$ cat design/flow/config.mk
export PLATFORM = sky130hd
export DESIGN_NAME = CPU_6507
export DESIGN_NICKNAME = CPU_6507
export VERILOG_FILES = /design/flow/design.v
export SDC_FILE = /design/flow/constraint.sdc
export NUM_CORES = 4
export LEC_CHECK = 0
export ABC_AREA = 1
export CAP_MARGIN = 10
export CORE_MARGIN = 2
export CORE_UTILIZATION = 23
export PLACE_DENSITY_LB_ADDON = 0.12
export SLEW_MARGIN = 30
export TNS_END_PERCENT = 80
$ cat design/flow/constraint.sdc
create_clock -name core_clock -period 5.55 [get_ports {clk}]
set_input_delay 1.1100 -clock core_clock [delete_from_list [all_inputs] [get_ports {clk}]]
set_output_delay 1.1100 -clock core_clock [all_outputs]
set_load 0.01 [all_outputs]
$ cat design/flow/design.v
module CPU_6507(
	output [12:0] addr_bus,
	output reg [7:0] d_out,
	input [7:0] d_in,
	output reg wenb,
	input clk,
	input rstb,
	input rdy
);
reg [7:0] A;
reg [7:0] X;
reg [7:0] Y;
reg carry;
reg intr_disable;
reg overflow;
reg decimal;
reg [7:0] stack_ptr;
reg negative;
reg zero;
reg [15:0] PC;
reg [15:0] full_addr;
assign addr_bus = full_addr[12:0];
reg [7:0] addr_in_buff;
reg [7:0] I;
reg is_reset;
reg [3:0] phase;
wire [7:0] instr = phase == 1 ? d_in : I;
wire isNOP = instr == 8'hEA;
wire isLoadOrStore = instr[7:6] == 2'b10 && !isNOP && !(
		instr == 8'h90 ||
		instr == 8'hB0 ||
		instr[3:0] == 4'h8 ||
		instr[3:0] == 4'hA
	);
wire isLoad = isLoadOrStore && instr[5];
wire isStore = isLoadOrStore && !instr[5];
wire isJSR = instr == 8'h20;
wire isRTS = instr == 8'h60;
wire isRTI = instr == 8'h40;
wire isTransfer = instr == 8'h98 || instr == 8'hA8 || (instr[3:0] == 4'hA && instr[7:6] == 2'b10);
wire isBranch = instr[4:0] == 5'h10;
wire isJump = instr == 8'h4C || instr == 8'h6C;
wire isStack = ~instr[7] && instr[4:0] == 5'h08;
wire pull = instr[5];
wire isSpecial = (~instr[7] && instr[4:0] == 5'h18) || instr == 8'hB8 || instr == 8'hD8 || instr == 8'hF8;
wire isArith = !isLoadOrStore && !isNOP && !isTransfer && !isBranch && !isJump && !isTransfer && !isStack && !isSpecial;
wire isBreak = instr == 8'h00;
wire isImplied = instr[3:0] == 4'hA || instr[3:0] == 4'h8;
wire isImmediate = instr[4:0] == 5'h09 || instr[3:0] == 4'h02 || (instr[7] && ~instr[4] && instr[3:0] == 0); 
wire isIndexed = instr[4];
wire indexedByY = instr[3:0] == 4'h1 || instr[3:0] == 4'h9 || instr == 8'h96 || instr == 8'hB6 || instr == 8'hBE;
wire indexedIndirect = instr[4:0] == 5'h01;
wire indirectIndexed = instr[4:0] == 5'h11;
wire zeropage = (indexedIndirect || indirectIndexed || instr[3:2] == 2'b01) && !isImplied;
wire addr16 = !isImmediate && (instr[3:0] == 4'h9 || instr[3:2] == 2'b11 || instr == 8'h20) && !isImplied;
wire isCompare = (instr[7:5] == 3'b110 && instr[1:0] == 2'b01) || instr[3:0] == 4'h4 || instr[3:0] == 4'h0 || instr[3:0] == 4'hC;
wire isBit = instr == 8'h2C || instr == 8'h24;
wire [7:0] ALU_in1 = ~instr[0] && instr[3:0] != 4'hA && ~instr[7] ? d_in : (  
		instr[7] && instr[1:0] == 2'b00 ? (instr[5] ? X : Y) : (
		instr[7] && instr[1:0] == 2'b01 ? A : (
		(instr[7] && instr[1:0] == 2'b10 && instr != 8'hCA) || isBit ? d_in : (
		instr == 8'hCA ? X : (instr == 8'h88 ? Y : A)
	))));
wire [7:0] ALU_in2 = d_in;
wire [7:0] ALU_nin2 = ~d_in;
reg [8:0] ALU_res;
wire [7:0] ALU_sub = ALU_in1 - ALU_in2;
wire [7:0] ALU_sbc = ALU_sub - !carry;
wire [3:0] ALU_opsel = {instr[0], instr[7:5]};
wire [8:0] CMP_res = {1'b0, ALU_in1} + {1'b0, ALU_nin2} + 9'd1;
always @(*) begin
	case(ALU_opsel)
		0: ALU_res <= {ALU_in1, 1'b0};
		1: ALU_res <= {ALU_in1, carry};
		2: ALU_res <= {ALU_in1[0], 1'b0, ALU_in1[7:1]};
		3: ALU_res <= {ALU_in1[0], carry, ALU_in1[7:1]};
		4: ALU_res <= {carry, ALU_in1 - 1'b1};
		5: ALU_res <= {carry, ALU_in1};
		6: ALU_res <= instr == 8'hC8 ? {carry, ALU_in1 + 1'b1} : {carry, ALU_in1 - 1'b1};
		7: ALU_res <= {carry, ALU_in1 + 1'b1};
		8: ALU_res <= {carry, ALU_in1 | ALU_in2};
		9: ALU_res <= {carry, ALU_in1 & ALU_in2};
		10: ALU_res <= {carry, ALU_in1 ^ ALU_in2};
		11: ALU_res <= ALU_in1 + ALU_in2 + carry;
		12: ALU_res <= {carry, ALU_in1};
		13: ALU_res <= {carry, ALU_in1};
		14: ALU_res <= ALU_in1 + ALU_nin2 + 1'b1;
		15: ALU_res <= ALU_in1 + ALU_nin2 + carry;
	endcase
end
wire toA = !isLoadOrStore && !isCompare && (
		instr[3:0] == 4'h1 ||
		instr[3:0] == 4'h5 ||
		instr[3:0] == 4'h9 ||
		(instr[3:0] == 4'hA && ~instr[7]) ||
		instr[3:0] == 4'hD
	);
wire toY = instr == 8'hC8 || instr == 8'h88;
wire toX = instr == 8'hE8 || instr == 8'hCA;
wire toMem = (instr[3:0] == 4'hE || instr[3:0] == 4'h6) && !isLoadOrStore;
wire loadstoreTargetA = instr[1:0] == 2'b01;
wire loadstoreTargetX = instr[1:0] == 2'b10;
wire loadstoreTargetY = instr[1:0] == 2'b00;
wire [7:0] status_word = {negative, overflow, 1'b0, 1'b0, decimal, intr_disable, zero, carry};
reg should_branch;
always @(*) begin
	case(instr[7:5])
		0: should_branch <= negative == 1'b0;
		1: should_branch <= negative == 1'b1;
		2: should_branch <= overflow == 1'b0;
		3: should_branch <= overflow == 1'b1;
		4: should_branch <= carry == 1'b0;
		5: should_branch <= carry == 1'b1;
		6: should_branch <= zero == 1'b0;
		7: should_branch <= zero == 1'b1;
	endcase
end
wire [2:0] transfer_idx = {instr[1], instr[5:4]};
reg [7:0] transfer_source;
always @(*) begin
	case(transfer_idx)
		1: transfer_source <= Y;
		2: transfer_source <= A;
		4: transfer_source <= X;
		5: transfer_source <= X;
		6: transfer_source <= A;
		7: transfer_source <= stack_ptr;
		default: transfer_source <= A;
	endcase
end
always @(posedge clk) begin
	if(!rstb) begin
		d_out <= 8'h00;
		full_addr <= 16'h0000;
		phase <= 2;
		is_reset <= 1'b1;
		I <= 8'h00;  
		wenb <= 1'b1;
		carry <= 1'b0;
		addr_in_buff <= 8'h00;
		intr_disable <= 1'b1;
		overflow <= 1'b0;
		decimal <= 1'b0;
		stack_ptr <= 8'h00;
		negative <= 1'b0;
		A <= 8'h00;
		X <= 8'h00;
		Y <= 8'h00;
		zero <= 1'b1;
	end else if(rdy) begin
		phase <= phase + 1;
		if(phase == 0) begin
			wenb <= 1'b1;
			full_addr <= PC;
			PC <= PC + 1;
		end else if(phase == 1) begin
			I <= d_in;
			if(isNOP) begin
				phase <= 0;
			end else if(isStack) begin
				if(pull) begin
					full_addr <= {8'h01, stack_ptr + 1'b1};
					stack_ptr <= stack_ptr + 1'b1;
					wenb <= 1'b1;
					phase <= 4;
				end else begin
					full_addr <= {8'h01, stack_ptr};
					stack_ptr <= stack_ptr - 1'b1;
					wenb <= 1'b0;
					d_out <= instr[6] ? A : status_word;
					phase <= 0;
				end
			end else if(isSpecial) begin
				case(instr[7:5])
					0: carry <= 1'b0;
					1: carry <= 1'b1;
					2: intr_disable <= 1'b0;
					3: intr_disable <= 1'b1;
					5: overflow <= 1'b0;
					6: decimal <= 1'b0;
					7: decimal <= 1'b1;
				endcase
				phase <= 0;
			end else if(isRTS || isRTI) begin
				phase <= isRTS ? 14 : 13;
				full_addr <= {8'h01, stack_ptr + 1'b1};
				stack_ptr <= stack_ptr + 1;
				wenb <= 1'b1;
			end else if(isTransfer) begin
				case(transfer_idx)
					1: A <= transfer_source;
					2: Y <= transfer_source;
					4: A <= transfer_source;
					5: stack_ptr <= transfer_source;
					6: X <= transfer_source;
					7: X <= transfer_source;
				endcase
				if(transfer_idx != 5) begin
					negative <= transfer_source[7];
					zero <= transfer_source == 8'h00;
				end
				phase <= 0;
			end else begin
				if(isImmediate || isBranch) begin
					full_addr <= PC;
					PC <= PC + 1;
					phase <= 4;
				end
				if(zeropage || addr16 || isJump || isJSR) begin
					full_addr <= PC;
					PC <= PC + 1;
				end
			end
		end else if(phase == 2) begin
			if(isBreak) begin
				full_addr <= 16'hFFFC | (~is_reset << 1);
			end else begin
				if(zeropage) begin
					if(indexedIndirect) begin
						full_addr <= {8'h00, d_in + X};
						phase <= 8;
					end else if(indirectIndexed) begin
						full_addr <= {8'h00, d_in};
						phase <= 8;
					end else if(isIndexed) begin
						full_addr <= {8'h00, d_in + (indexedByY ? Y : X)};
						phase <= 4;
					end else begin
						full_addr <= {8'h00, d_in};
						phase <= 4;
					end
				end
				if(addr16 || isJump || isJSR) begin
					addr_in_buff <= d_in;
					full_addr <= PC;
					PC <= PC + 1;
					if(isJSR) begin
						phase <= 10;
					end
				end
			end
		end else if(phase == 3) begin
			if(isBreak) begin
				addr_in_buff <= d_in;
				full_addr <= full_addr | 1;
			end else if(addr16 || isJump) begin
				if(instr == 8'h6C) begin
					full_addr <= {d_in, addr_in_buff};
					phase <= 8;
				end else if(isIndexed) begin
					full_addr <= {d_in, addr_in_buff} + (indexedByY ? Y : X);
				end else begin
					full_addr <= {d_in, addr_in_buff};
				end
			end
		end else if(phase == 4) begin
			phase <= 0;
			if(isBreak) begin
				if(is_reset) begin
					PC <= {d_in, addr_in_buff};
				end else begin
					phase <= 10;
				end
				is_reset <= 1'b0;
			end else if(isStack) begin
				if(instr[6]) begin
					A <= d_in;
					negative <= d_in[7];
					zero <= d_in == 8'h00;
				end else begin
					negative <= d_in[7];
					overflow <= d_in[6];
					decimal <= d_in[3];
					intr_disable <= d_in[2];
					zero <= d_in[1];
					carry <= d_in[0];
				end
			end else if(isJump) begin
				PC <= full_addr;
			end else if(isBranch) begin
				if(should_branch) begin
					PC <= PC + {d_in[7], d_in[7], d_in[7], d_in[7], d_in[7], d_in[7], d_in[7], d_in[7], d_in};
				end
			end else if(isBit) begin
				negative <= ALU_in1[7];
				overflow <= ALU_in1[6];
				zero <= (A & d_in) == 8'h00;
			end else if(isLoadOrStore) begin
				if(isLoad) begin
					if(loadstoreTargetA) begin
						A <= d_in;
					end else if(loadstoreTargetX) begin
						X <= d_in;
					end else if(loadstoreTargetY) begin
						Y <= d_in;
					end
					negative <= d_in[7];
					zero <= d_in == 8'h00;
				end else if(isStore) begin
					if(loadstoreTargetA) begin
						d_out <= A;
					end else if(loadstoreTargetX) begin
						d_out <= X;
					end else if(loadstoreTargetY) begin
						d_out <= Y;
					end
					wenb <= 1'b0;
				end
			end else if(toMem) begin
				d_out <= ALU_res[7:0];
				wenb <= 1'b0;
				negative <= ALU_res[7];
				zero <= ALU_res[7:0] == 0;
				if(~instr[7]) begin
					carry <= ALU_res[8];
				end
			end else if(toA) begin
				A <= ALU_res[7:0];
				carry <= ALU_res[8];
				zero <= ALU_res[7:0] == 0;
				negative <= ALU_res[7];
				if(ALU_opsel == 4'd11 || ALU_opsel == 4'd15) begin
					overflow <= (ALU_in1[7] == (ALU_opsel == 4'd11 ? ALU_in2[7] : ALU_nin2[7])) && (ALU_res[7] != ALU_in1[7]);
				end
			end else if(toX) begin
				X <= ALU_res[7:0];
				zero <= ALU_res[7:0] == 0;
				negative <= ALU_res[7];
			end else if(toY) begin
				Y <= ALU_res[7:0];
				zero <= ALU_res[7:0] == 0;
				negative <= ALU_res[7];
			end else if(isCompare) begin
				carry <= CMP_res[8];
				zero <= CMP_res[7:0] == 0;
				negative <= CMP_res[7];
			end
		end else if(phase == 8) begin
			addr_in_buff <= d_in;
			full_addr <= {full_addr[15:8], full_addr[7:0] + 1'b1};
			wenb <= 1'b1;
		end else if(phase == 9) begin
			if(indirectIndexed) begin
				full_addr <= {d_in, addr_in_buff} + Y;
			end else begin
				full_addr <= {d_in, addr_in_buff};
			end
			phase <= 4;
		end else if(phase == 10) begin
			full_addr <= {8'h01, stack_ptr};
			d_out <= PC[15:8];
			PC[15:8] <= d_in;
			wenb <= 1'b0;
			stack_ptr <= stack_ptr - 1;
		end else if(phase == 11) begin
			full_addr <= {8'h01, stack_ptr};
			d_out <= PC[7:0];
			PC[7:0] <= addr_in_buff;
			wenb <= 1'b0;
			stack_ptr <= stack_ptr - 1;
			if(!isBreak) begin
				phase <= 0;
			end
		end else if(phase == 12) begin
			full_addr <= {8'h01, stack_ptr};
			d_out <= status_word;
			wenb <= 1'b0;
			stack_ptr <= stack_ptr - 1;
			phase <= 0;
			intr_disable <= 1'b1;
		end else if(phase == 13) begin
			negative <= d_in[7];
			overflow <= d_in[6];
			decimal <= d_in[3];
			intr_disable <= d_in[2];
			zero <= d_in[1];
			carry <= d_in[0];
			full_addr <= {8'h01, stack_ptr + 1'b1};
			stack_ptr <= stack_ptr + 1;
			wenb <= 1'b1;
		end else if(phase == 14) begin
			PC[7:0] <= d_in;
			full_addr <= {8'h01, stack_ptr + 1'b1};
			stack_ptr <= stack_ptr + 1;
			wenb <= 1'b1;
		end else if(phase == 15) begin
			PC[15:8] <= d_in;
			full_addr <= {8'h01, stack_ptr + 1'b1};
			wenb <= 1'b1;
			phase <= 0;
		end else begin
			phase <= 0;
		end
	end
end
endmodule
$ cat design/flow/run.sh
#!/bin/bash
# the make line also repeats each setting of config.mk as NAME=value (left out here)
make -C /OpenROAD-flow-scripts/flow DESIGN_CONFIG=/design/flow/config.mk WORK_HOME=/design/flow/orfs CLKGATE_MAP_FILE= finish
==> changes_impl.md, run 1 <==
### Physical design

* Outcome: finished clean
* Dominant cell area share at 12.0%
* CTS Buf Count at 9
* Final Net Count at 2672
* Cell Pwr Density at 364 nW/um^2
* WHS Path Cells at 2
* Top-Level Pins at 33
* Register Area at 2160 um^2
* Hpwl dp at 69300 um
* Fin. Hold Viols at 0
* Main flop type: dfxtp_1
* Post-synth ARST share at 0%
* Distinct lib cells used at 69
* Most frequent cell on the critical path: nand2_1
* Gate Area at 10800 um^2
* RSZ-0062 raised after global routing: true
* CTS clk-pin slew, worst paths at 80 ps
* Peak Freq at 188 MHz
* Switching part of the total at 55.1%
* Area growth from synthesis to layout at 26.5%
* Fp_density at 23.1%
* Ys flops at 100
* # diodes at 0
* 1st-pass router iterations at 6
* Die Y at 253 um
* H-tree Lvls at 3
* Wirelength, routed at 87100 um
* CP Class: input pin to register
* Routability Congestion at 0.980
* Initial antenna violation count at 2
* MaxCap Viol Count at 0
* Clock power frac at 10.5%
* CTS Hold Bufs at 0
* Layout fillers at 6989
* Logic pwr share at 73.6%
* Die Area at 63900 um^2
* DRC viols at 0
* Top comb family, area: simple AND/OR/NAND/NOR gates
* Placed cell count at 3333
* Total number of vias at 18100
* Critical Path End: d_out[4]$_SDFFE_PN0P_
* Basic Gates by Area at 29.8%
* Leak Pwr at 0.00788 uW
* Final Cycle Share at 96.1%
* Min-delay src: full_addr[13]$_SDFFE_PN0P_
* Final min period at 5330 ps
* Gr ovfl total at 0
* Clk. pwr at 685 uW
* Seq/Total Area, Yosys at 15.2%
* Crit path launch: d_in[1]
* Floorplan Core Area at 61500 um^2
* Average routed wire per standard cell at 25.9 um
* Min-delay worst type: register to register
* Synth area leader: nand2_1
* Startpoint class of the critical path: input pin
* Post-synth EDFFs at 16
* Mux cell area share at 0%
* Reg2reg end: d_out[4]$_SDFFE_PN0P_
* Worst Path Required at 5850 ps
* Crit. End Element: register
* Tool warnings at 50
* CP max stage delay at 570 ps
* Post-DR vias/cell at 5.39
* Vias in the first global route at 17800
* Yosys synthesis chip area at 14200 um^2
* Worst hold endpoint: full_addr[13]$_SDFFE_PN0P_
* Clock skew at 16.8 ps
* Complex-gate fraction of the synthesized area at 29.8%
* Fin. max-slew vios at 0
* Yosys warns at 1
* Yosys adder share at 8.56%
* CP max FO at 5
* Post-synthesis xor/xnor area fraction at 4.86%
* Largest Pwr Group: combinational logic
* Net Count, Synth at 2449
* Largest net degree at the start of global routing at 46
* Reg2Reg Depth at 32
* Syn Inst Count at 2346
* Critical path depth at 32
* Sequential power at 1040 uW
* Final number of setup-violating endpoints at 0
* TritonCTS clock tree: done
* VDD IR max at 283 uV
* Die X at 253 um
* Total global-route track usage at 26.9%
* # Cells Yosys at 2346
* Top cells by count, synth: nand2_1, inv_1, nor2_1, o21ai_0, a21oi_1
* Iteration-0 DRC Markers at 1627
* Syn avg cell area at 6.07 um^2
* Tot Pwr at 6550 uW
* Bufs on Longest Clock Path at 2
* Worst path bufs/invs at 8
* Non-filler cells, final at 3364
* Arrival time at the worst endpoint at 5630 ps
* ANT nets after route at 0
* Post-Syn Area at 14200 um^2
* Worst Max-Slew Pin Slew at 1020 ps
* FF-to-FF Start: phase[1]$_SDFFE_PN1P_
* NetSw at 3610 uW
* Rows at 91
* Count leader, synth: nand2_1
* R2R Setup Slk at 400 ps
* Max_slew headroom at 31.9%
* Flop pwr share at 15.9%
* Crit path max-delay family: simple AND/OR/NAND/NOR gates
* Port bufs at 32
* Fin area at 18000 um^2
* Cell-internal power at 2940 uW
* Top cells by area: nand2_1, dfxtp_1, o21ai_0
* Clk sinks at 100
* Later-pin clock latency in the skew report at 420 ps
* Placed inst area at 17100 um^2
* Root Buffer: clkbuf_16
* First-pass GRT wire length at 125000 um
* Slowest CP cell: fa_2
* P_comb at 4820 uW
routing by layer:
layer / vias to the layer above / track usage [%] / part of all wire [%]
met3: 167 / 3.34 / 5.2
met1: 8722 / 33.4 / 42
met2: 727 / 45.3 / 47
met4: 2 / 14.6 / 5.8
met5: - / 0 / 0.015
li1: 8500 / - / -
layout make-up:
class                           instances  share of cell area [%]
Multi-Input combinational cell       1836                    60.3
Timing Repair Buffer                  323                    14.4
Sequential cell                       100                    12.0
Inverter                              299                    6.27
Tap cell                              790                    5.49
Clock buffer                           10                    1.27
Clock inverter                          6                   0.292
through the flow:
step	utilization, %	TNS [ps]	hold slack (ps)	setup slack [ps]
global route	29.3	-15.8	505	-14.3
detailed placement	27.9	-23030	459	-876
CTS	28.5	-16.3	469	-15.5
global placement	27.9	-21580	459	-820
finish	29.3	0	469	218
floorplan	-	0	431	229
what timing repair did:
item                       CTS  global route
gates cloned                 0             0
pin swaps                    3            37
setup endpoints to repair   31            42
hold endpoints to repair     0             0
buffers inserted             2            13
gates resized               31            91
==> run 2, diff against run 1 <==
Settings changed: ABC_AREA 1 to 0, CAP_MARGIN 10 to 20, CELL_PAD_IN_SITES_GLOBAL_PLACEMENT from default to 0, CORE_UTILIZATION 23 to 58, CTS_CLUSTER_SIZE from default to 80, MAX_ROUTING_LAYER from default to met4, PLACE_DENSITY_LB_ADDON 0.12 to default, SETUP_SLACK_MARGIN from default to 0.99, SLEW_MARGIN 30 to 25, TNS_END_PERCENT 80 to 65.
Clock period 5.55 ns to 5.35 ns, I/O delays scaled along.
==> run 2 against run 1 <==
  * Now fails the layout checks on negative setup slack
  * Cell count down 20%
  * Register-to-register slack worse by 460 ps
  * Count of clock-buffer cells in the layout down 1
  * Clock power up 5.0%
  * Highest routed layer is now met4
  * Design area up 5.3%
  * Critical path depth down 11
  * First-iteration DRC count rose to 2.6 times the previous value
==> changes_impl.md, run 2 <==
### Physical design

* Outcome: failed layout checks
* Layout violations: negative setup slack
* Initial antenna violation count at 3
* RSZ-0062 raised after global routing: true
* TritonCTS clock tree: done
* Total global-route track usage at 57.3%
* Peak Freq at 180 MHz
* Yosys warns at 1
* Root Buffer: clkbuf_16
* Yosys adder share at 8.30%
* Top comb family, area: AND-OR/OR-AND gates
* Final Net Count at 2441
* 1st-pass router iterations at 14
* Bufs on Longest Clock Path at 2
* Final min period at 5550 ps
* Crit. End Element: register
* Met3 wire length at 12100 um
* Max_slew headroom at 23.6%
* Slowest CP cell: or4b_4
* CP max stage delay at 560 ps
* First-pass GRT wire length at 113000 um
* Sequential power at 1020 uW
* # Cells Yosys at 2084
* Top cells by count, synth: nand2_1, nor2_1, a21oi_1, o21ai_0, clkbuf_1
* Post-synth EDFFs at 16
* FF-to-FF Start: phase[1]$_SDFFE_PN1P_
* Mux cell area share at 4.61%
* R2R Setup Slk at -60 ps
* Startpoint class of the critical path: input pin
* Metal2 WL at 30500 um
* CTS clk-pin slew, worst paths at 90 ps
* VDD IR max at 258 uV
* Die Area at 26600 um^2
* Wirelength, routed at 76400 um
* H-tree Lvls at 3
* Floorplan Core Area at 25000 um^2
* Port bufs at 32
* Distinct lib cells used at 109
* Gr ovfl total at 0
* Post-DR vias/cell at 7.57
* Largest Pwr Group: combinational logic
* Worst Max-Slew Pin Slew at 1140 ps
* Worst Path Required at 5640 ps
* Post-synthesis xor/xnor area fraction at 6.08%
* Fin area at 18900 um^2
* Clock skew at 19.8 ps
* NetSw at 3000 uW
* Top cells by area: dfxtp_1, ha_1, a21oi_1
* CTS Buf Count at 9
* Critical Path End: negative$_SDFFE_PN0P_
* Most frequent cell on the critical path: buf_6
* Placed inst area at 17300 um^2
* Final WS setup at -202 ps
* Hpwl dp at 57000 um
* Average routed wire per standard cell at 28.5 um
* Max Used Layer: met4
* Syn avg cell area at 7.05 um^2
* CP Class: input pin to register
* Complex-gate fraction of the synthesized area at 35.9%
* Worst path bufs/invs at 3
* Placed cell count at 2607
* WHS Path Cells at 2
* Logic pwr share at 70.6%
* Tool warnings at 53
* Gate Area at 12500 um^2
* Crit path max-delay family: AND-OR/OR-AND gates
* Total number of vias at 20300
* Crit path launch: d_in[1]
* DRC viols at 0
* P_comb at 4190 uW
* Switching part of the total at 50.5%
* Min-delay src: wenb$_SDFFE_PN1P_
* Clock power frac at 12.1%
* Later-pin clock latency in the skew report at 380 ps
* Layout fillers at 1938
* Met1 WL at 25600 um
* Seq/Total Area, Yosys at 14.7%
* Rows at 58
* Final number of setup-violating endpoints at 21
* Post-Syn Area at 14700 um^2
* MaxCap Viol Count at 0
* Final Cycle Share at 104%
* CP max FO at 4
* Worst hold endpoint: wenb$_SDFFE_PN1P_
* Top-Level Pins at 33
* Non-filler cells, final at 2677
* Arrival time at the worst endpoint at 5840 ps
* Flop pwr share at 17.3%
* ANT nets after route at 0
* Fin. Hold Viols at 0
* Cell-internal power at 2940 uW
* Vias in the first global route at 18800
* CTS Hold Bufs at 0
* Dominant cell area share at 11.5%
* Routability Congestion at 1.17
* Iteration-0 DRC Markers at 4210
* Yosys synthesis chip area at 14700 um^2
* Reg2Reg Depth at 23
* Clk sinks at 100
* Ys flops at 100
* Reg2reg end: negative$_SDFFE_PN0P_
* Syn Inst Count at 2084
* Synth area leader: dfxtp_1
* CP Cell Sequence: buf_6 -> or4b_4 -> or4_4 -> buf_6 -> and3_4 -> a211oi_4 -> o31ai_4 -> ha_4 -> fa_2 -> a21o_1 -> a21oi_4 -> o21ai_2 -> xnor2_2 -> nand4b_1 -> a21oi_2 -> o32a_1 -> a211oi_2 -> and2_4 -> buf_12 -> a2111o_1 -> a221oi_2
* Fin. max-slew vios at 0
* Main flop type: dfxtp_1
* Fp_density at 58.6%
* Clk. pwr at 719 uW
* Post-synth ARST share at 0%
* Area growth from synthesis to layout at 29.1%
* Net Count, Synth at 2187
* Leak Pwr at 0.00749 uW
* Critical path depth at 21
* Tot Pwr at 5940 uW
* Largest net degree at the start of global routing at 42
* Min-delay worst type: register to register
* Cell Pwr Density at 313 nW/um^2
* Die Y at 163 um
* Die X at 163 um
* Basic Gates by Area at 23.6%
* Count leader, synth: nand2_1
* Register Area at 2160 um^2
run 2: final cells by class:
| type | instances | area share, % |
|---|---|---|
| multi-input combinational | 1745 | 66.0 |
| timing repair buffer | 410 | 17.3 |
| sequential | 100 | 11.4 |
| tap | 330 | 2.18 |
| inverter | 72 | 1.47 |
| clock buffer | 9 | 1.19 |
| clock inverter | 7 | 0.456 |
| antenna | 4 | 0.0528 |
run 2: metrics by stage:
stage                     setup TNS [ps]  hold WS, ps  utilization [%]  worst slack [ps]
after floorplan                    -2750          446                -              -405
after global placement            -31610          459             69.2             -1020
after detailed placement          -34420          475             69.2             -1090
after CTS                          -3580          498             73.6              -318
after global routing               -4440          521             75.7              -282
final                              -1840          494             75.7              -202
run 2: per-layer routing:
| metal | track usage [%] | up-vias |
|---|---|---|
| li1 | - | 8365 |
| met1 | 66.5 | 9127 |
| met2 | 80.4 | 2066 |
| met3 | 19.3 | 709 |
| met4 | 45.2 | 0 |
| met5 | - | - |
run 2: what timing repair did:
action	CTS	global route
gates cloned	0	1
endpoints found under the setup margin	82	77
setup buffers	29	20
gates resized	136	69
pin swaps	70	53
==> run 3, diff against run 2 <==
Settings changed: CORE_UTILIZATION 58 to 65, CTS_CLUSTER_DIAMETER from default to 26, CTS_CLUSTER_SIZE 80 to 29, TNS_END_PERCENT 65 to 5.
Clock period 5.35 ns to 6.39 ns, I/O delays scaled along.
==> run 3 against run 2 <==
  * Now clean on timing, DRC and antenna
  * Non-clock buffer count decreased by 192
  * Worst setup slack improved by 760 ps
  * Synthesized cell count unchanged
  * Design area decreased by 11%
  * Sequential cell count unchanged
  * Largest cell class unchanged
  * Largest power group unchanged
==> changes_impl.md, run 3 <==
### Physical design

* Yosys warns at 1
* Switching part of the total at 52.3%
* Syn avg cell area at 7.05 um^2
* RSZ-0062 raised after global routing: true
* Yosys synthesis chip area at 14700 um^2
* TritonCTS clock tree: done
* Rows at 54
* Non-filler cells, final at 2434
* Worst hold endpoint: overflow$_SDFFE_PN0P_
* Cell Pwr Density at 268 nW/um^2
* Post-synthesis xor/xnor area fraction at 6.08%
* Leak Pwr at 0.00646 uW
* Fin. max-slew vios at 0
* CTS Buf Count at 9
* Reg2reg end: negative$_SDFFE_PN0P_
* Main flop type: dfxtp_1
* Bufs on Longest Clock Path at 2
* Area growth from synthesis to layout at 15.4%
* CP max stage delay at 1020 ps
* Crit path launch: I[4]$_SDFFE_PN0P_
* Arrival time at the worst endpoint at 6110 ps
* Post-synth EDFFs at 16
* Total global-route track usage at 58.7%
* Mux cell area share at 4.61%
* Post-Syn Area at 14700 um^2
* Min-delay worst type: register to register
* Worst Max-Slew Pin Slew at 1160 ps
* Final min period at 5830 ps
* Slowest CP cell: nor4b_1
* DRC viols at 0
* Ys flops at 100
* NetSw at 2370 uW
* Clock power frac at 14.0%
* Final Net Count at 2249
* 1st-pass router iterations at 31
* Critical Path End: negative$_SDFFE_PN0P_
* Top cells by count, synth: nand2_1, nor2_1, a21oi_1, o21ai_0, clkbuf_1
* Net Count, Synth at 2187
* ANT nets after route at 0
* Flop pwr share at 18.9%
* CTS clk-pin slew, worst paths at 80 ps
* Final number of setup-violating endpoints at 0
* Final Cycle Share at 91.3%
* Post-DR vias/cell at 8.05
* # Cells Yosys at 2084
* CP max FO at 11
* Die Area at 23800 um^2
* Critical path depth at 19
* Port bufs at 32
* Outcome: finished clean
* Complex-gate fraction of the synthesized area at 35.9%
* Max_slew headroom at 21.4%
* First-pass GRT wire length at 105000 um
* Cell-internal power at 2170 uW
* Later-pin clock latency in the skew report at 390 ps
* Placed cell count at 2396
* CP Cell Sequence: nor4b_1 -> nand3_2 -> and3_4 -> a211oi_4 -> o31ai_4 -> ha_2 -> fa_2 -> a21o_1 -> a21oi_4 -> buf_6 -> xnor2_4 -> nand3_2 -> nand4b_1 -> a21oi_2 -> o32a_1 -> a211oi_2 -> and2_4 -> a2111o_1 -> a221oi_2
* Min-delay src: overflow$_SDFFE_PN0P_
* MaxCap Viol Count at 0
* Fp_density at 66.7%
* Fin. Hold Viols at 0
* Floorplan Core Area at 22000 um^2
* Average routed wire per standard cell at 29.3 um
* Synth area leader: dfxtp_1
* R2R Setup Slk at 560 ps
* Startpoint class of the critical path: register
* Most frequent cell on the critical path: nand3_2
* CP Class: register to register
* Vias in the first global route at 17900
* Top comb family, area: AND-OR/OR-AND gates
* Count leader, synth: nand2_1
* Yosys adder share at 8.30%
* FF-to-FF Start: I[4]$_SDFFE_PN0P_
* H-tree Lvls at 3
* Crit. End Element: register
* Worst Path Required at 6670 ps
* Tool warnings at 53
* Post-synth ARST share at 0%
* Largest net degree at the start of global routing at 75
* Worst path bufs/invs at 1
* Routability Congestion at 1.21
* WHS Path Cells at 2
* Total number of vias at 19600
* Peak Freq at 171 MHz
* Sequential power at 860 uW
* CTS Hold Bufs at 0
* Wirelength, routed at 71300 um
* VDD IR max at 163 uV
* Dominant cell area share at 11.5%
* Gr ovfl total at 0
* Seq/Total Area, Yosys at 14.7%
* Reg2Reg Depth at 19
* Syn Inst Count at 2084
* Clock skew at 23.1 ps
* Iteration-0 DRC Markers at 4806
* Fin Hold WS at 515 ps
* Top-Level Pins at 33
* Hpwl dp at 51700 um
* Crit path max-delay family: simple AND/OR/NAND/NOR gates
* Clk sinks at 100
* Die Y at 154 um
* Basic Gates by Area at 23.6%
* Logic pwr share at 67.1%
* Initial antenna violation count at 3
* Root Buffer: clkbuf_16
* Top cells by area: dfxtp_1, ha_1, a21oi_1
* P_comb at 3040 uW
* Die X at 154 um
* Distinct lib cells used at 109
* Clk. pwr at 635 uW
* Largest Pwr Group: combinational logic
==> run 3: layer usage <==
layer,GRT usage [%],up-vias,wire [um]
met5,-,-,0
met4,38.0,0,7380
met2,80.3,2100,26800
li1,-,7987,-
met3,27.3,757,13300
met1,68.6,8746,23800
==> run 3: cell type report <==
type | count | area [um^2]
repair buffers | 218 | 1750
well taps | 280 | 350
diodes | 3 | 7.51
clock buffers | 10 | 250
clock inverters | 6 | 72.6
inverters | 72 | 275
multi-input cells | 1745 | 12100
flip-flops and latches | 100 | 2160
fillers | 1748 | 5080
==> run 3: metrics by stage <==
step	setup WS, ps	total power, uW	instance area [um^2]	TNS [ps]	utilization (%)
5_1_grt	509	4640	16900	0	76.9
3_5_place_dp	-251	3480	16000	-2930	72.5
3_3_place_gp	-150	3430	16000	-1270	72.5
2_1_floorplan	404	2530	14700	0	-
4_1_cts	750	4180	16600	0	75.3
6_report	558	4540	16900	0	76.9
==> run 3: what timing repair did <==
item                                    in CTS  in global routing
resized                                     74                 44
setup buffers                                7                 11
pin swaps                                   38                 35
cloned                                       0                  1
endpoints found under the setup margin      45                 45
==> run 4, diff against run 3 <==
Settings changed: ABC_AREA 0 to 1, CELL_PAD_IN_SITES_GLOBAL_PLACEMENT 0 to 1, CORE_UTILIZATION 65 to 28, CTS_CLUSTER_DIAMETER 26 to default, CTS_CLUSTER_SIZE 29 to default, PLACE_DENSITY_LB_ADDON from default to 0.13, SETUP_SLACK_MARGIN 0.99 to default, SLEW_MARGIN 25 to 20, TNS_END_PERCENT 5 to 35.
Clock period 6.39 ns to 6.16 ns, I/O delays scaled along.
==> run 4 against run 3 <==
  * Largest power group unchanged
  * Hold slack got worse by 49 ps
  * Largest cell class unchanged
  * Synthesized area decreased by 3.1%
  * Still clean on timing, DRC and antenna
  * Design area decreased by 1.2%
  * Cell count increased by 29%
==> changes_impl.md, run 4 <==
### Physical design

* CP Class: input pin to register
* Yosys synthesis chip area at 14200 um^2
* Post-DR vias/cell at 5.70
* Syn Inst Count at 2346
* FF-to-FF Start: phase[0]$_SDFFE_PN0P_
* Min-delay src: is_reset$_SDFFE_PN1P_
* NetSw at 3080 uW
* DRC viols at 0
* Peak Freq at 172 MHz
* Fp_density at 28.4%
* Final Net Count at 2576
* Slowest CP cell: clkdlybuf4s50_1
* Count leader, synth: nand2_1
* # diodes at 0
* Total number of vias at 18000
* Largest Pwr Group: combinational logic
* Layout fillers at 5656
* Fin. Hold Viols at 0
* Wirelength, routed at 84000 um
* Final number of setup-violating endpoints at 0
* Total global-route track usage at 32.4%
* First-pass GRT wire length at 122000 um
* Root Buffer: clkbuf_16
* Critical Path End: full_addr[9]$_SDFFE_PN0P_
* CTS Hold Bufs at 0
* Hpwl dp at 65900 um
* Clk. pwr at 649 uW
* Sequential power at 951 uW
* R2R Setup Slk at 630 ps
* Ys flops at 100
* Setup WS pre-CTS at -153 ps
* Most frequent cell on the critical path: nand2_1
* Port bufs at 32
* Outcome: finished clean
* ANT nets after route at 0
* Basic Gates by Area at 29.8%
* Max_slew headroom at 27.9%
* Synth area leader: nand2_1
* Main flop type: dfxtp_1
* Leak Pwr at 0.00730 uW
* Yosys adder share at 8.56%
* Final min period at 5800 ps
* Syn avg cell area at 6.07 um^2
* # Cells Yosys at 2346
* Clk sinks at 100
* Tot Pwr at 5530 uW
* Distinct lib cells used at 69
* Top cells by count, synth: nand2_1, inv_1, nor2_1, o21ai_0, a21oi_1
* Fin. max-slew vios at 0
* Final WS setup at 356 ps
* Die Y at 229 um
* Post-synthesis xor/xnor area fraction at 4.86%
* Seq/Total Area, Yosys at 15.2%
* Fin Hold WS at 466 ps
* Dominant cell area share at 12.0%
* Iteration-0 DRC Markers at 1818
* Floorplan Core Area at 50200 um^2
* Startpoint class of the critical path: input pin
* Bufs on Longest Clock Path at 2
* Vias in the first global route at 17400
* CP max stage delay at 440 ps
* Net Count, Synth at 2449
* Reg2reg end: Y[6]$_SDFFE_PN0P_
* Crit path launch: d_in[6]
* Crit. End Element: register
* Yosys warns at 1
* Worst hold endpoint: is_reset$_SDFFE_PN1P_
* Cell Pwr Density at 330 nW/um^2
* Switching part of the total at 55.7%
* Post-synth EDFFs at 16
* Post-CTS setup buffers at 0
* Mux cell area share at 0%
* MaxCap Viol Count at 0
* Top cells by area: nand2_1, dfxtp_1, o21ai_0
* TritonCTS clock tree: done
* WHS Path Cells at 2
* Reg2Reg Depth at 38
* Die Area at 52600 um^2
* Top-Level Pins at 33
* CTS clk-pin slew, worst paths at 80 ps
* Area growth from synthesis to layout at 17.6%
* Routability Congestion at 1.02
* # resized after CTS at 0
* Critical path depth at 33
* Complex-gate fraction of the synthesized area at 29.8%
* Logic pwr share at 71.0%
* Flop pwr share at 17.2%
* Final setup TNS at 0 ps
* Average routed wire per standard cell at 26.7 um
* Placed cell count at 3134
* Arrival time at the worst endpoint at 6140 ps
* Initial antenna violation count at 1
* H-tree Lvls at 3
* Post-synth ARST share at 0%
* CTS Buf Count at 9
* Post-Syn Area at 14200 um^2
* Clock power frac at 11.7%
* Rows at 82
* Worst Max-Slew Pin Slew at 1080 ps
* CP max FO at 12
* Final Cycle Share at 94.2%
* Tool warnings at 48
* VDD IR max at 188 uV
* Die X at 229 um
* Largest net degree at the start of global routing at 47
* Worst path bufs/invs at 8
* Crit path max-delay family: AND-OR/OR-AND gates
* Top comb family, area: simple AND/OR/NAND/NOR gates
* Later-pin clock latency in the skew report at 410 ps
* 1st-pass router iterations at 6
* Non-filler cells, final at 3150
* P_comb at 3930 uW
* Worst Path Required at 6500 ps
* Gr ovfl total at 0
* Min-delay worst type: register to register
* Clock skew at 6.75 ps
* Cell-internal power at 2450 uW
==> run 4: cell type report <==
type                            count  area [um^2]  share of cell area, %
Tap cell                          672          841                   5.02
Clock buffer                       11          243                   1.45
Inverter                          299         1120                   6.71
Sequential cell                   100         2160                   12.9
Timing Repair Buffer              227         1850                   11.1
Clock inverter                      5         58.8                  0.351
Multi-Input combinational cell   1836        10500                   62.5
==> run 4: metrics by stage <==
step | cell area [um^2] | utilization, %
floorplan | 14200 | -
global placement | 16400 | 32.7
detailed placement | 16400 | 32.7
CTS | 16700 | 33.3
global route | 16700 | 33.4
finish | 16700 | 33.4
==> run 4: layer usage <==
layer | track usage (%) | part of all wire, %
met5 | - | 0
met4 | 18.2 | 6.3
met3 | 3.71 | 6.1
met2 | 50.7 | 45
met1 | 40.4 | 43
==> run 5, diff against run 4 <==
Settings changed: ABC_AREA 1 to 0, CAP_MARGIN 20 to 10, CORE_ASPECT_RATIO from default to 0.55, CORE_MARGIN 2 to 9, CORE_UTILIZATION 28 to 23, CTS_CLUSTER_DIAMETER from default to 191, CTS_CLUSTER_SIZE from default to 49, GPL_ROUTABILITY_DRIVEN from default to 1, MAX_ROUTING_LAYER met4 to default, PLACE_DENSITY_LB_ADDON 0.13 to 0.22, SETUP_SLACK_MARGIN from default to 1.21, SLEW_MARGIN 20 to 30, TNS_END_PERCENT 35 to 80.
Clock period 6.16 ns to 4.94 ns, I/O delays scaled along.
==> run 5 against run 4 <==
  * Now fails the layout checks on negative setup slack
  * Synthesized area increased by 3.2%
  * Register-to-register slack got worse by 1100 ps
  * Utilization increased by 2.7 points
  * Critical path depth is 11 lower
  * Largest power group unchanged
==> changes_impl.md, run 5 <==
### Physical design

* H-tree Lvls at 3
* Startpoint class of the critical path: input pin
* Clk. pwr at 845 uW
* Iteration-0 DRC Markers at 3254
* MaxCap Viol Count at 0
* Final Cycle Share at 113%
* Fin. Hold Viols at 0
* Clk sinks at 100
* CTS Hold Bufs at 0
* Top comb family, area: AND-OR/OR-AND gates
* 1st-pass router iterations at 6
* Routability Congestion at 1.01
* Final number of setup-violating endpoints at 39
* TritonCTS clock tree: done
* Net Count, Synth at 2187
* NetSw at 4040 uW
* CTS Buf Count at 9
* Mux cell area share at 4.61%
* Fp_density at 23.3%
* Crit path max-delay family: simple AND/OR/NAND/NOR gates
* Syn Inst Count at 2084
* Sequential power at 1130 uW
* Bufs on Longest Clock Path at 2
* Hpwl dp at 85200 um
* FF-to-FF Start: phase[1]$_SDFFE_PN1P_
* Basic Gates by Area at 23.6%
* Count leader, synth: nand2_1
* CP Cell Sequence: buf_6 -> buf_12 -> or4b_4 -> or4_4 -> and2_4 -> a211oi_4 -> o31ai_4 -> buf_4 -> fa_2 -> a21o_1 -> a21oi_4 -> xnor2_4 -> nand2_2 -> xnor2_4 -> a221oi_2 -> buf_4 -> nand3_2 -> nand4b_1 -> nand2_2 -> buf_6 -> nand4_1 -> o21ai_1
* Worst Max-Slew Pin Slew at 837 ps
* Yosys adder share at 8.30%
* # Cells Yosys at 2084
* P_comb at 5810 uW
* Synth area leader: dfxtp_1
* Die Area at 73700 um^2
* Final setup TNS at -15940 ps
* Worst hold endpoint: wenb$_SDFFE_PN1P_
* Final WS setup at -619 ps
* Rows at 68
* WHS Path Cells at 2
* Fin area at 22700 um^2
* Yosys synthesis chip area at 14700 um^2
* Dominant cell area share at 11.5%
* Die X at 359 um
* Distinct lib cells used at 109
* CP max stage delay at 620 ps
* Logic pwr share at 74.7%
* Tool warnings at 51
* Main flop type: dfxtp_1
* Yosys warns at 1
* Clock skew at 21.7 ps
* Placed cell count at 3305
* Post-synth EDFFs at 16
* Leak Pwr at 0.00890 uW
* Critical path depth at 22
* Arrival time at the worst endpoint at 5920 ps
* Root Buffer: clkbuf_16
* CTS clk-pin slew, worst paths at 100 ps
* Post-DR vias/cell at 6.08
* Ys flops at 100
* Top-Level Pins at 33
* Layout violations: negative setup slack
* Area growth from synthesis to layout at 54.7%
* Port bufs at 32
* Worst path bufs/invs at 5
* Gr ovfl total at 0
* ANT nets after route at 0
* Syn avg cell area at 7.05 um^2
* Final min period at 5560 ps
* Die Y at 205 um
* Switching part of the total at 51.9%
* Vias in the first global route at 18500
* Cell-internal power at 3740 uW
* Critical Path End: zero$_SDFFE_PN1P_
* Flop pwr share at 14.5%
* Total number of vias at 20700
* Peak Freq at 180 MHz
* Cell Pwr Density at 343 nW/um^2
* RSZ-0062 raised after global routing: true
* Largest Pwr Group: combinational logic
* Placed inst area at 19600 um^2
* Top cells by count, synth: nand2_1, nor2_1, a21oi_1, o21ai_0, clkbuf_1
* Slowest CP cell: or4_4
* Fin. max-slew vios at 0
* First-pass GRT wire length at 146000 um
* Total global-route track usage at 27.5%
* CP max FO at 7
* Final Net Count at 2655
* Later-pin clock latency in the skew report at 420 ps
* Clock power frac at 10.9%
* Seq/Total Area, Yosys at 14.7%
* DRC viols at 0
* CP Class: input pin to register
* Complex-gate fraction of the synthesized area at 35.9%
* Largest net degree at the start of global routing at 55
* Reg2Reg Depth at 27
* Outcome: failed layout checks
* Post-synthesis xor/xnor area fraction at 6.08%
* Wirelength, routed at 107000 um
* Min-delay worst type: register to register
* Min-delay src: wenb$_SDFFE_PN1P_
* R2R Setup Slk at -440 ps
* Tot Pwr at 7790 uW
* Top cells by area: dfxtp_1, ha_1, a21oi_1
* Crit path launch: d_in[2]
* Fin Hold WS at 522 ps
* Floorplan Core Area at 63000 um^2
* Reg2reg end: zero$_SDFFE_PN1P_
* Post-synth ARST share at 0%
* Worst Path Required at 5300 ps
* VDD IR max at 212 uV
* Post-Syn Area at 14700 um^2
* Max_slew headroom at 43.8%
* Initial antenna violation count at 4
* Crit. End Element: register
* Average routed wire per standard cell at 31.4 um
* Non-filler cells, final at 3400
run 5: repair_timing:
item	4_1_cts	5_1_grt
buffers inserted	29	46
setup endpoints to repair	103	99
pin swaps	101	109
resized	236	243
gates cloned	0	1
run 5: stage by stage:
| step | setup slack [ps] | util, % |
|---|---|---|
| after floorplan | -725 | - |
| after global placement | -1720 | 31.1 |
| after detailed placement | -1750 | 31.2 |
| after CTS | -537 | 33.7 |
| after global routing | -712 | 36.1 |
| final | -619 | 36.1 |
run 5: layout make-up:
type | count | area [um^2]
sequential | 100 | 2160
antenna | 3 | 7.51
fill | 6647 | 40300
multi-input combinational | 1745 | 13500
clock buffer | 9 | 225
timing repair buffer | 624 | 5440
tap | 840 | 1050
clock inverter | 7 | 76.3
inverter | 72 | 279
run 5: layer usage:
layer | vias to the layer above | GRT usage [%] | share of wire [%]
met5 | - | 0.600 | 0.10
met4 | 8 | 3.52 | 1.4
met3 | 120 | 14.5 | 18
met2 | 1490 | 29.5 | 32
met1 | 10300 | 44.5 | 49
li1 | 8798 | - | -
==> run 6, diff against run 5 <==
Settings changed: ABC_AREA 0 to 1, CAP_MARGIN 10 to 20, CELL_PAD_IN_SITES_GLOBAL_PLACEMENT 1 to default, CORE_ASPECT_RATIO 0.55 to 0.5, CORE_MARGIN 9 to 2, CORE_UTILIZATION 23 to 72, CTS_CLUSTER_DIAMETER 191 to 374, CTS_CLUSTER_SIZE 49 to 100, GPL_ROUTABILITY_DRIVEN 1 to default, PLACE_DENSITY from default to 0.35, PLACE_DENSITY_LB_ADDON 0.22 to default, SETUP_SLACK_MARGIN 1.21 to 1.88, SLEW_MARGIN 30 to 20, TNS_END_PERCENT 80 to 10.
Clock period 4.94 ns to 6.73 ns, I/O delays scaled along.
==> run 6 against run 5 <==
  * Die size decreased by 72%
  * Synthesized cell count rose by 13%
  * The flow now stops in global routing (5_1_grt)
  * Synthesized area shrank 3.1%
==> changes_impl.md, run 6 <==
## Implementation

* Complex-gate fraction of the synthesized area at 29.8%
* Gr ovfl total at 92
* Placed cell count at 2601
* Dominant cell area share at 12.0%
* Syn Inst Count at 2346
* Top cells by area: nand2_1, dfxtp_1, o21ai_0
* Yosys warns at 1
* Die Y at 103 um
* Port bufs at 32
* Floorplan Core Area at 19400 um^2
* Post-synth EDFFs at 16
* Top-Level Pins at 33
* Count leader, synth: nand2_1
* H-tree Lvls at 3
* Rows at 36
* # Cells Yosys at 2346
* Fp_density at 73.3%
* Placed inst area at 15000 um^2
* Routability Congestion at 1.25
* Main flop type: dfxtp_1
* Bufs on Longest Clock Path at 2
* Basic Gates by Area at 29.8%
* Die Area at 21000 um^2
* Clk sinks at 100
* Net Count, Synth at 2449
* Yosys adder share at 8.56%
* Syn avg cell area at 6.07 um^2
* CTS Buf Count at 9
* Outcome: did not finish
* Top cells by count, synth: nand2_1, inv_1, nor2_1, o21ai_0, a21oi_1
* Total global-route track usage at 77.5%
* Ys flops at 100
* Halt Reason: [ERROR GRT-0232] Routing congestion too high. Check the congestion heatmap in the GUI.
* Post-synthesis xor/xnor area fraction at 4.86%
* Root Buffer: clkbuf_16
* Post-Syn Area at 14200 um^2
* Die X at 203 um
* Distinct lib cells used at 69
* Yosys synthesis chip area at 14200 um^2
* Post-synth ARST share at 0%
* Seq/Total Area, Yosys at 15.2%
* Top comb family, area: simple AND/OR/NAND/NOR gates
* Hpwl dp at 46500 um
* Fail Step: global routing (5_1_grt)
* Mux cell area share at 0%
* Synth area leader: nand2_1
[run 6: repair_timing]
item	CTS
endpoints found under the setup margin	68
gates resized	153
endpoints found under the hold margin	0
buffers inserted	71
cloned	1
hold buffers	0
pin swaps	65
[run 6: routing by layer]
metal / GRT overflow / track usage, %
met3: 11 / 63.1
met4: 21 / 69.5
met2: 57 / 93.0
met1: 2 / 80.2
met5: 1 / 49.3
[run 6: metrics by stage]
stage | setup WS, ps | util, % | hold WS, ps
2_1_floorplan | 1540 | - | 431
3_3_place_gp | 419 | 77.0 | 441
3_5_place_dp | 410 | 77.1 | 447
4_1_cts | 1740 | 83.6 | 461
==> run 7, diff against run 6 <==
Settings changed: CAP_MARGIN 20 to 35, CORE_ASPECT_RATIO 0.5 to default, CTS_CLUSTER_DIAMETER 374 to 95, CTS_CLUSTER_SIZE 100 to default, HOLD_SLACK_MARGIN from default to 0.08, PLACE_DENSITY 0.35 to 0.84, SETUP_SLACK_MARGIN 1.88 to -0.25, SLEW_MARGIN 20 to 40, TNS_END_PERCENT 10 to 5.
Clock period 6.73 ns to 4.22 ns, I/O delays scaled along.
==> run 7 against run 6 <==
  * The run again fails in global routing (5_1_grt)
  * Die size is 0.33% lower
  * Synthesized cell count stayed put
  * Synthesized area did not move
==> changes_impl.md, run 7 <==
## Implementation

* Die X at 145 um
* Yosys synthesis chip area at 14200 um^2
* Complex-gate fraction of the synthesized area at 29.8%
* Top cells by area: nand2_1, dfxtp_1, o21ai_0
* Die Y at 145 um
* Die Area at 20900 um^2
* Floorplan Core Area at 19400 um^2
* Distinct lib cells used at 69
* Gr ovfl total at 515
* Post-synth EDFFs at 16
* Setup WS pre-CTS at -1590 ps
* CTS Buf Count at 9
* Top-Level Pins at 33
* Routability Congestion at 1.30
* Rows at 51
* Bufs on Longest Clock Path at 2
* Synth area leader: nand2_1
* Halt Reason: [ERROR GRT-0116] Global routing finished with congestion. Check the congestion regions in the DRC Viewer.
* Dominant cell area share at 12.0%
* Outcome: did not finish
* Fail Step: global routing (5_1_grt)
* Net Count, Synth at 2449
* Fp_density at 73.3%
* Post-synthesis xor/xnor area fraction at 4.86%
* Top cells by count, synth: nand2_1, inv_1, nor2_1, o21ai_0, a21oi_1
* Root Buffer: clkbuf_16
* Yosys warns at 1
* Hpwl dp at 51800 um
* Post-Syn Area at 14200 um^2
* Basic Gates by Area at 29.8%
* # Cells Yosys at 2346
* Syn avg cell area at 6.07 um^2
* Syn Inst Count at 2346
* Total global-route track usage at 91.9%
* CTS Hold Bufs at 0
* Post-synth ARST share at 0%
* H-tree Lvls at 3
* Top comb family, area: simple AND/OR/NAND/NOR gates
* Yosys adder share at 8.56%
* Main flop type: dfxtp_1
* Ys flops at 100
* Seq/Total Area, Yosys at 15.2%
* Mux cell area share at 0%
* Placed cell count at 2865
* Count leader, synth: nand2_1
* Port bufs at 32
* Clk sinks at 100
run 7: through the flow:
step | total power [uW] | cell area, um^2 | setup TNS, ps
CTS | 8360 | 18100 | -11930
floorplan | 4690 | 14400 | -7570
detailed placement | 7040 | 17000 | -64540
global placement | 6810 | 17000 | -52070
run 7: layer usage:
layer | GRT overflow | track usage [%]
met3 | 33 | 81.0
met2 | 278 | 104
met4 | 162 | 94.8
met1 | 36 | 89.1
met5 | 6 | 70.4
run 7: repair_timing:
action / in CTS
setup buffers: 35
pin swaps: 53
cloned: 3
gates resized: 127
endpoints found under the setup margin: 51
==> run 8, diff against run 7 <==
Settings changed: CAP_MARGIN 35 to 10, CELL_PAD_IN_SITES_GLOBAL_PLACEMENT from default to 1, CORE_ASPECT_RATIO from default to 0.55, CORE_MARGIN 2 to 9, CORE_UTILIZATION 72 to 23, CTS_CLUSTER_DIAMETER 95 to default, GPL_ROUTABILITY_DRIVEN from default to 0, HOLD_SLACK_MARGIN 0.08 to default, PLACE_DENSITY 0.84 to default, PLACE_DENSITY_LB_ADDON from default to 0.12, SETUP_SLACK_MARGIN -0.25 to default, SLEW_MARGIN 40 to 30, TNS_END_PERCENT 5 to 80.
Clock period 4.22 ns to 4.94 ns, I/O delays scaled along.
==> run 8 against run 7 <==
  * Now fails the layout checks on negative setup slack
  * Synthesized cell count stayed put
  * Synthesized area did not move
  * Die size increased to 3.4 times the previous value
==> changes_impl.md, run 8 <==
### Physical design

* Seq/Total Area, Yosys at 15.2%
* Post-synthesis xor/xnor area fraction at 4.86%
* Die Area at 71500 um^2
* Dominant cell area share at 12.0%
* Count leader, synth: nand2_1
* Ys flops at 100
* 1st-pass router iterations at 6
* Basic Gates by Area at 29.8%
* Switching part of the total at 54.3%
* Gr ovfl total at 0
* Slowest CP cell: ha_4
* Die Y at 202 um
* Iteration-0 DRC Markers at 2958
* Min-delay src: is_reset$_SDFFE_PN1P_
* NetSw at 4770 uW
* First-pass GRT wire length at 136000 um
* Post-synth EDFFs at 16
* CP max FO at 6
* Wirelength, routed at 98100 um
* VDD IR max at 179 uV
* Fin. Hold Viols at 0
* Outcome: failed layout checks
* Root Buffer: clkbuf_16
* Flop pwr share at 13.5%
* Synth area leader: nand2_1
* H-tree Lvls at 3
* Post-layout util at 33.6%
* Worst hold endpoint: is_reset$_SDFFE_PN1P_
* Syn Inst Count at 2346
* Fp_density at 23.3%
* Floorplan Core Area at 61000 um^2
* Worst Max-Slew Pin Slew at 963 ps
* Max_slew headroom at 34.1%
* Largest Pwr Group: combinational logic
* Yosys synthesis chip area at 14200 um^2
* Reg2reg end: X[6]$_SDFFE_PN0P_
* Fin area at 20500 um^2
* CP Class: input pin to register
* Total global-route track usage at 26.1%
* Startpoint class of the critical path: input pin
* CP max stage delay at 330 ps
* Layout violations: negative setup slack
* Crit. End Element: register
* Final Cycle Share at 101%
* Peak Freq at 200 MHz
* Critical Path End: X[6]$_SDFFE_PN0P_
* Reg2Reg Depth at 38
* Main flop type: dfxtp_1
* CTS clk-pin slew, worst paths at 90 ps
* Leak Pwr at 0.00897 uW
* ANT nets after route at 0
* Clock power frac at 9.7%
* Post-synth ARST share at 0%
* Top cells by area: nand2_1, dfxtp_1, o21ai_0
* Largest net degree at the start of global routing at 48
* Worst path bufs/invs at 11
* Register Area at 2160 um^2
* Layout fillers at 6800
* Initial antenna violation count at 5
* Mux cell area share at 0%
* Hpwl dp at 79800 um
* Final Net Count at 2861
* Min-delay worst type: register to register
* Port bufs at 32
* Distinct lib cells used at 69
* Area growth from synthesis to layout at 44.0%
* Complex-gate fraction of the synthesized area at 29.8%
* Cell Pwr Density at 429 nW/um^2
* Setup WS pre-CTS at -1280 ps
* Net Count, Synth at 2449
* Clk. pwr at 849 uW
* R2R Setup Slk at 10 ps
* Post-Syn Area at 14200 um^2
* Fin. max-slew vios at 0
* Post-DR vias/cell at 5.49
* Top-Level Pins at 33
* Crit path max-delay family: simple AND/OR/NAND/NOR gates
* Syn avg cell area at 6.07 um^2
* Vias in the first global route at 17800
* Yosys adder share at 8.56%
* Sequential power at 1190 uW
* Critical path depth at 34
* Yosys warns at 1
* WHS Path Cells at 2
* Placed cell count at 3508
* Total number of vias at 19700
* Non-filler cells, final at 3591
* Die X at 353 um
* CTS Buf Count at 9
* Final min period at 4990 ps
* Logic pwr share at 76.8%
* RSZ-0062 raised after global routing: true
* Rows at 67
* Top cells by count, synth: nand2_1, inv_1, nor2_1, o21ai_0, a21oi_1
* # Cells Yosys at 2346
* DRC viols at 0
* Crit path launch: d_in[0]
* Gate Area at 11600 um^2
* Placed inst area at 18300 um^2
* Worst Path Required at 5240 ps
* # diodes at 0
* Arrival time at the worst endpoint at 5300 ps
* Final number of setup-violating endpoints at 5
* TritonCTS clock tree: done
* Bufs on Longest Clock Path at 2
* Final WS setup at -53.9 ps
* Tool warnings at 50
* Clk sinks at 100
* Top comb family, area: simple AND/OR/NAND/NOR gates
* Average routed wire per standard cell at 27.3 um
* Later-pin clock latency in the skew report at 400 ps
* FF-to-FF Start: phase[1]$_SDFFE_PN1P_
* Cell-internal power at 4010 uW
* Clock skew at 12.6 ps
* MaxCap Viol Count at 0
* Tot Pwr at 8780 uW
* P_comb at 6750 uW
==> run 8: repair_timing <==
| item | CTS | global route |
|---|---|---|
| pin swaps | 75 | 116 |
| buffers inserted | 34 | 33 |
| setup endpoints to repair | 62 | 59 |
| cloned | 1 | 1 |
| gates resized | 176 | 183 |
| hold buffers | 0 | 0 |
==> run 8: routing by layer <==
metal  vias up  GRT usage, %  wire length (um)
li1       8879             -                 -
met1      9496          42.7             49500
met2      1274          28.5             31100
met3        78          12.3             16400
met4         4          3.58              1140
met5         -             0                34
==> run 8: cell type report <==
class	instances	share of cell area [%]
clock buffers	11	1.34
inverters	299	5.76
clock inverters	5	0.226
well taps	828	5.05
flip-flops and latches	100	10.6
multi-input cells	1836	56.6
repair buffers	512	20.5
==> run 8: stage by stage <==
step,setup TNS [ps],hold WS [ps]
after floorplan,0,431
after global placement,-61240,440
after detailed placement,-57180,444
after CTS,-0.351,458
after global routing,-2900,483
final,-147,469
==> run 9, diff against run 8 <==
Settings changed: ABC_AREA 1 to 0, CAP_MARGIN 10 to 20, CELL_PAD_IN_SITES_GLOBAL_PLACEMENT 1 to 0, CORE_ASPECT_RATIO 0.55 to default, CORE_MARGIN 9 to 2, CORE_UTILIZATION 23 to 71, CTS_CLUSTER_SIZE from default to 29, GPL_ROUTABILITY_DRIVEN 0 to default, MAX_ROUTING_LAYER from default to met4, PLACE_DENSITY_LB_ADDON 0.12 to 0.0, SETUP_SLACK_MARGIN from default to 0.99, SLEW_MARGIN 30 to 25, TNS_END_PERCENT 80 to 65.
Clock period 4.94 ns to 6.45 ns, I/O delays scaled along.
==> run 9 against run 8 <==
  * The run now fails in global routing (5_1_grt)
  * Die size fell by 69%
  * Synthesized cell count fell by 11%
  * Synthesized area rose by 3.2%
==> changes_impl.md, run 9 <==
## Implementation

* Ys flops at 100
* Complex-gate fraction of the synthesized area at 35.9%
* Dominant cell area share at 11.5%
* Placed inst area at 15800 um^2
* Top-Level Pins at 33
* Bufs on Longest Clock Path at 2
* Syn avg cell area at 7.05 um^2
* Post-synth ARST share at 0%
* Fp_density at 72.6%
* Top comb family, area: AND-OR/OR-AND gates
* Rows at 52
* Post-synth EDFFs at 16
* Die Y at 148 um
* Mux cell area share at 4.61%
* Floorplan Core Area at 20200 um^2
* Root Buffer: clkbuf_16
* Yosys synthesis chip area at 14700 um^2
* Halt Reason: [ERROR GRT-0232] Routing congestion too high. Check the congestion heatmap in the GUI.
* Post-synthesis xor/xnor area fraction at 6.08%
* CTS Hold Bufs at 0
* Net Count, Synth at 2187
* Die Area at 21800 um^2
* Port bufs at 32
* H-tree Lvls at 3
* Seq/Total Area, Yosys at 14.7%
* Main flop type: dfxtp_1
* Synth area leader: dfxtp_1
* Routability Congestion at 1.25
* Outcome: did not finish
* Clk sinks at 100
* Distinct lib cells used at 109
* Yosys adder share at 8.30%
* Syn Inst Count at 2084
* Count leader, synth: nand2_1
* Fail Step: global routing (5_1_grt)
* Basic Gates by Area at 23.6%
* Gr ovfl total at 15
* # Cells Yosys at 2084
* Hpwl dp at 49200 um
* Placed cell count at 2360
* Total global-route track usage at 75.3%
* Die X at 148 um
* Post-Syn Area at 14700 um^2
* Top cells by area: dfxtp_1, ha_1, a21oi_1
* Top cells by count, synth: nand2_1, nor2_1, a21oi_1, o21ai_0, clkbuf_1
* CTS Buf Count at 9
* Yosys warns at 1
run 9: what timing repair did:
item                                    in CTS
endpoints found under the setup margin      44
gates resized                               69
pin swaps                                   44
setup buffers                               22
gates cloned                                 0
run 9: metrics by stage:
| stage | total power (uW) | setup WS [ps] |
|---|---|---|
| floorplan | 2530 | 475 |
| global placement | 3330 | -81.1 |
| detailed placement | 3380 | -284 |
| CTS | 4070 | 911 |
run 9: routing by layer:
metal	overflow	GRT usage, %
met1	0	76.7
met2	7	88.5
met3	0	61.1
met4	8	66.3
met5	-	-
==> run 10, diff against run 9 <==
Settings changed: ABC_AREA 0 to 1, CORE_ASPECT_RATIO from default to 0.98, CORE_UTILIZATION 71 to 65, CTS_CLUSTER_DIAMETER from default to 358, CTS_CLUSTER_SIZE 29 to 43, HOLD_SLACK_MARGIN from default to -0.09, PLACE_DENSITY_LB_ADDON 0.0 to default, SETUP_SLACK_MARGIN 0.99 to default.
Clock period 6.45 ns to 7.79 ns, I/O delays scaled along.
==> run 10 against run 9 <==
  * Now clean on timing, DRC and antenna
  * Die size increased by 5.7%
  * Synthesized cell count increased by 13%
  * Synthesized area decreased by 3.1%
==> changes_impl.md, run 10 <==
### Physical design

* Syn avg cell area at 6.07 um^2
* Fin area at 15000 um^2
* Count leader, synth: nand2_1
* Startpoint class of the critical path: input pin
* Fin. max-slew vios at 0
* R2R Setup Slk at 1220 ps
* Top cells by area: nand2_1, dfxtp_1, o21ai_0
* # Cells Yosys at 2346
* Die X at 153 um
* Net Count, Synth at 2449
* Crit. End Element: register
* Sequential power at 740 uW
* Cell Pwr Density at 263 nW/um^2
* Fin. Hold Viols at 0
* Min-delay worst type: register to register
* Seq/Total Area, Yosys at 15.2%
* Critical Path End: Y[7]$_SDFFE_PN0P_
* Gr ovfl total at 0
* Tool warnings at 50
* Logic pwr share at 68.0%
* Worst Max-Slew Pin Slew at 1100 ps
* Complex-gate fraction of the synthesized area at 29.8%
* Gate Area at 10400 um^2
* Top cells by count, synth: nand2_1, inv_1, nor2_1, o21ai_0, a21oi_1
* Rows at 53
* RSZ-0062 raised after global routing: false
* Final Net Count at 2427
* ANT nets after route at 0
* Average routed wire per standard cell at 25.2 um
* Worst Path Required at 8060 ps
* CP Class: input pin to register
* Later-pin clock latency in the skew report at 380 ps
* Placed inst area at 14700 um^2
* Flop pwr share at 18.7%
* CP max stage delay at 690 ps
* Total number of vias at 18700
* TritonCTS clock tree: done
* Die Area at 23100 um^2
* Synth area leader: nand2_1
* Clk. pwr at 526 uW
* 1st-pass router iterations at 14
* WHS Path Cells at 2
* Initial antenna violation count at 1
* Dominant cell area share at 12.0%
* Top comb family, area: simple AND/OR/NAND/NOR gates
* CTS clk-pin slew, worst paths at 90 ps
* Peak Freq at 142 MHz
* # resized after CTS at 0
* Final min period at 7050 ps
* Non-filler cells, final at 2605
* Slowest CP cell: clkdlybuf4s50_1
* Post-synth ARST share at 0%
* Vias in the first global route at 16700
* Final setup TNS at 0 ps
* Hpwl dp at 48800 um
* Outcome: finished clean
* Basic Gates by Area at 29.8%
* Clock skew at 12.2 ps
* Final number of setup-violating endpoints at 0
* Post-synthesis xor/xnor area fraction at 4.86%
* VDD IR max at 133 uV
* Max_slew headroom at 26.1%
* Layout fillers at 2019
* Port bufs at 32
* H-tree Lvls at 3
* Crit path max-delay family: simple AND/OR/NAND/NOR gates
* MaxCap Viol Count at 0
* Register Area at 2160 um^2
* Crit path launch: d_in[1]
* Switching part of the total at 57.8%
* Die Y at 150 um
* Largest Pwr Group: combinational logic
* CTS Buf Count at 9
* Area growth from synthesis to layout at 5.66%
* First-pass GRT wire length at 97400 um
* Mux cell area share at 0%
* CP max FO at 15
* Syn Inst Count at 2346
* Total global-route track usage at 56.5%
* P_comb at 2680 uW
* Routability Congestion at 1.25
* FF-to-FF Start: phase[2]$_SDFFE_PN0P_
* Floorplan Core Area at 21500 um^2
* Reg2Reg Depth at 27
* Yosys synthesis chip area at 14200 um^2
* Min-delay src: is_reset$_SDFFE_PN1P_
* Root Buffer: clkbuf_16
* Worst hold endpoint: is_reset$_SDFFE_PN1P_
* Arrival time at the worst endpoint at 7310 ps
* Bufs on Longest Clock Path at 2
* Placed cell count at 2588
* CTS Hold Bufs at 0
* Iteration-0 DRC Markers at 4389
* Main flop type: dfxtp_1
* Critical path depth at 34
* Most frequent cell on the critical path: nand2_1
* Yosys warns at 1
* Cell-internal power at 1670 uW
* Reg2reg end: full_addr[12]$_SDFFE_PN0P_
* Post-CTS setup buffers at 0
* Distinct lib cells used at 69
* Worst path bufs/invs at 3
* DRC viols at 0
* Leak Pwr at 0.00656 uW
* Post-Syn Area at 14200 um^2
* Post-synth EDFFs at 16
* Largest net degree at the start of global routing at 47
* Ys flops at 100
* Wirelength, routed at 65800 um
* Top-Level Pins at 33
* Clk sinks at 100
* Fp_density at 66.2%
* NetSw at 2280 uW
* Yosys adder share at 8.56%
* Clock power frac at 13.3%
* Post-DR vias/cell at 7.17
* Final Cycle Share at 90.4%
-- run 10: through the flow --
step	util [%]	setup slack (ps)	hold WS [ps]	total power (uW)
5_1_grt	70.0	371	496	4090
4_1_cts	70.0	986	464	3740
6_report	70.0	745	468	3950
3_5_place_dp	68.5	611	452	3230
3_3_place_gp	68.4	810	445	3190
2_1_floorplan	-	2020	431	2490
-- run 10: area by class of cell --
| cell class | instances | area share, % |
|---|---|---|
| diodes | 1 | 0.0166 |
| inverters | 299 | 7.47 |
| well taps | 275 | 2.29 |
| clock buffers | 9 | 1.50 |
| repair buffers | 78 | 4.43 |
| multi-input cells | 1836 | 69.3 |
| clock inverters | 7 | 0.624 |
| flip-flops and latches | 100 | 14.4 |
-- run 10: layer usage --
| layer | vias to the layer above | track usage (%) | part of all wire (%) |
|---|---|---|---|
| li1 | 8017 | - | - |
| met1 | 8299 | 70.1 | 35 |
| met2 | 1800 | 75.1 | 37 |
| met3 | 567 | 23.7 | 19 |
| met4 | 0 | 35.5 | 9.0 |
| met5 | - | - | 0 |
Power is estimated from default activity; no workload was simulated.
